Setup of v47:
==> flow/design.v (excerpt) <==
module ResonantLowPassFilter(
    input clk,
    input signed [15:0] audio_in,
    input signed [15:0] cutoff,
    input signed [15:0] resonance,
    input signed [15:0] gain,
    input reset_n,
    output reg signed [15:0] filtered_audio
);
Size in the first run: about 110 flip-flops.
Settings: LEC_CHECK=0, ABC_AREA=1, CAP_MARGIN=20, CELL_PAD_IN_SITES_DETAIL_PLACEMENT=2, CORE_MARGIN=10, CORE_UTILIZATION=34, CTS_CLUSTER_SIZE=51, GPL_ROUTABILITY_DRIVEN=0, MIN_ROUTING_LAYER=met2, PLACE_DENSITY_LB_ADDON=0.02, SLEW_MARGIN=20, TNS_END_PERCENT=15; clock period 7.0 ns.
run.sh (not shown) runs the stock make flow with config.mk's settings and CLKGATE_MAP_FILE=.
The following lists how v52 was set up differently from v47:
Settings: CORE_MARGIN changed from 10 to 2; CTS_CLUSTER_SIZE changed from 51 to 100; ABC_AREA removed (was 1); CTS_CLUSTER_DIAMETER newly set to 218; PLACE_DENSITY_LB_ADDON removed (was 0.02); TNS_END_PERCENT changed from 15 to 5; MIN_ROUTING_LAYER removed (was met2); CELL_PAD_IN_SITES_DETAIL_PLACEMENT removed (was 2); CORE_UTILIZATION changed from 34 to 44; PLACE_DENSITY newly set to 0.89; GPL_ROUTABILITY_DRIVEN removed (was 0).
==> comparison <==
The final reports for v52 and v47 show final cell count lower in the former.
Summary — worst setup slack for register-to-register paths, v52 relative to v47: lower, by 0.18 ns.
Going from v47 to v52, wire length of the first global-routing pass shrinks by 49000 µm.
Launching instance or port of the critical path: state[14] -> v47, state[7] -> v52
For the number of placement rows, v52 came in 17 lower than v47 did.
Worst hold slack after final layout, v52 and v47: higher on v52
Relative to v47, global-route usage has decreased by 11 points in v52.
A highest-delay cell along the critical path of sky130_fd_sc_hd__dfrtp_1 is what v47 shows, while sky130_fd_sc_hd__dfrtp_2 belongs to v52.
Against v47, v52 reports a initial cell density of the core that is higher.
v52 ends up with higher final period demand of the worst path than v47 does.
Edits applied to the flow inputs when going from v52 to v2:
Settings: removing CTS_CLUSTER_DIAMETER (formerly 218); changing CTS_CLUSTER_SIZE from 100 to 51; changing CORE_MARGIN from 2 to 10; removing PLACE_DENSITY (formerly 0.89); setting GPL_ROUTABILITY_DRIVEN to 0 for the first time; changing CORE_UTILIZATION from 44 to 34; setting MIN_ROUTING_LAYER to met2 for the first time; setting PLACE_DENSITY_LB_ADDON to 0.02 for the first time.
[summary]
v2: clock transition at the register clock pins on the worst setup and hold paths after CTS 0.02 ns above v52
Diff v52 and v2: shortest period the worst path allows lower in v52
v52 and v2 ended up with nearly the same clock latency at the later pin of the worst-skew pair.
Every stage of the flow completed for v2, and the final layout passed the timing, DRC and antenna checks.
Looking at via count across v52 and v2, the one that comes out lower is v52.

========
The RTL this note starts from:
==> flow/design.v <==
module ResonantLowPassFilter(
    input clk,
    input signed [15:0] audio_in,
    input signed [15:0] cutoff,
    input signed [15:0] resonance,
    input signed [15:0] gain,
    input reset_n,
    output reg signed [15:0] filtered_audio
);
    parameter [15:0] MAX_POS_VALUE = 16'h7FFF;
    parameter [15:0] MIN_NEG_VALUE = -16'h8000;
    reg signed [15:0] state;
    reg signed [15:0] feedback;
    reg signed [15:0] output_reg;
    reg signed [15:0] alpha;
    reg signed [15:0] beta;
    reg signed [15:0] gamma;
    wire signed [31:0] fb_prod  = $signed(state) * $signed(beta);
    wire signed [31:0] out_prod = $signed(state) * $signed(alpha);
    wire signed [16:0] fb_full  = fb_prod >>> 15;
    wire signed [16:0] out_full = out_prod >>> 15;
    wire signed [16:0] st_full  = $signed(audio_in) - $signed(feedback);
    wire signed [16:0] fa_full  = $signed(output_reg) + ($signed(gamma) >>> 1);
    function signed [15:0] sat17;
        input signed [16:0] v;
        begin
            if (v > $signed({MAX_POS_VALUE[15], MAX_POS_VALUE}))
                sat17 = $signed(MAX_POS_VALUE);
            else if (v < $signed({MIN_NEG_VALUE[15], MIN_NEG_VALUE}))
                sat17 = $signed(MIN_NEG_VALUE);
            else
                sat17 = v[15:0];
        end
    endfunction
    always @(posedge clk or negedge reset_n) begin
        if (!reset_n) begin
            state <= $signed(16'h0000);
            feedback <= $signed(16'h0000);
            output_reg <= $signed(16'h0000);
            alpha <= $signed(16'h0000);
            beta <= $signed(16'h0000);
            gamma <= $signed(16'h0000);
            filtered_audio <= $signed(16'h0000);
        end else begin
            alpha <= $signed(cutoff);
            beta <= $signed(resonance);
            gamma <= $signed(gain);
            feedback <= sat17(fb_full);
            state <= sat17(st_full);
            output_reg <= sat17(out_full);
            filtered_audio <= sat17(fa_full);  
        end
    end
endmodule
Settings: LEC_CHECK=0, CAP_MARGIN=5, CORE_MARGIN=2, CORE_UTILIZATION=72, CTS_CLUSTER_DIAMETER=28, SETUP_SLACK_MARGIN=1.68, SLEW_MARGIN=20, TNS_END_PERCENT=5; clock period 5.72 ns.
The baseline reached the layout checks and failed them: negative setup slack.
Next try:
- CAP_MARGIN: 5 -> 20
- CORE_UTILIZATION: 72 -> 64
- CTS_CLUSTER_DIAMETER: 28 -> default
- SETUP_SLACK_MARGIN: 1.68 -> default
- TNS_END_PERCENT: 5 -> default
- clock period: 5.72 -> 6.75 ns (I/O delays scaled with it)
After rerunning:
- The new run passed the timing, DRC and antenna checks
- hold slack is better by 0.0040 ns
- non-clock buffer count goes down by 199
- sequential share of layout area goes up by 0.78 points
- area after synthesis stays the same
- wire length drops by roughly a tenth
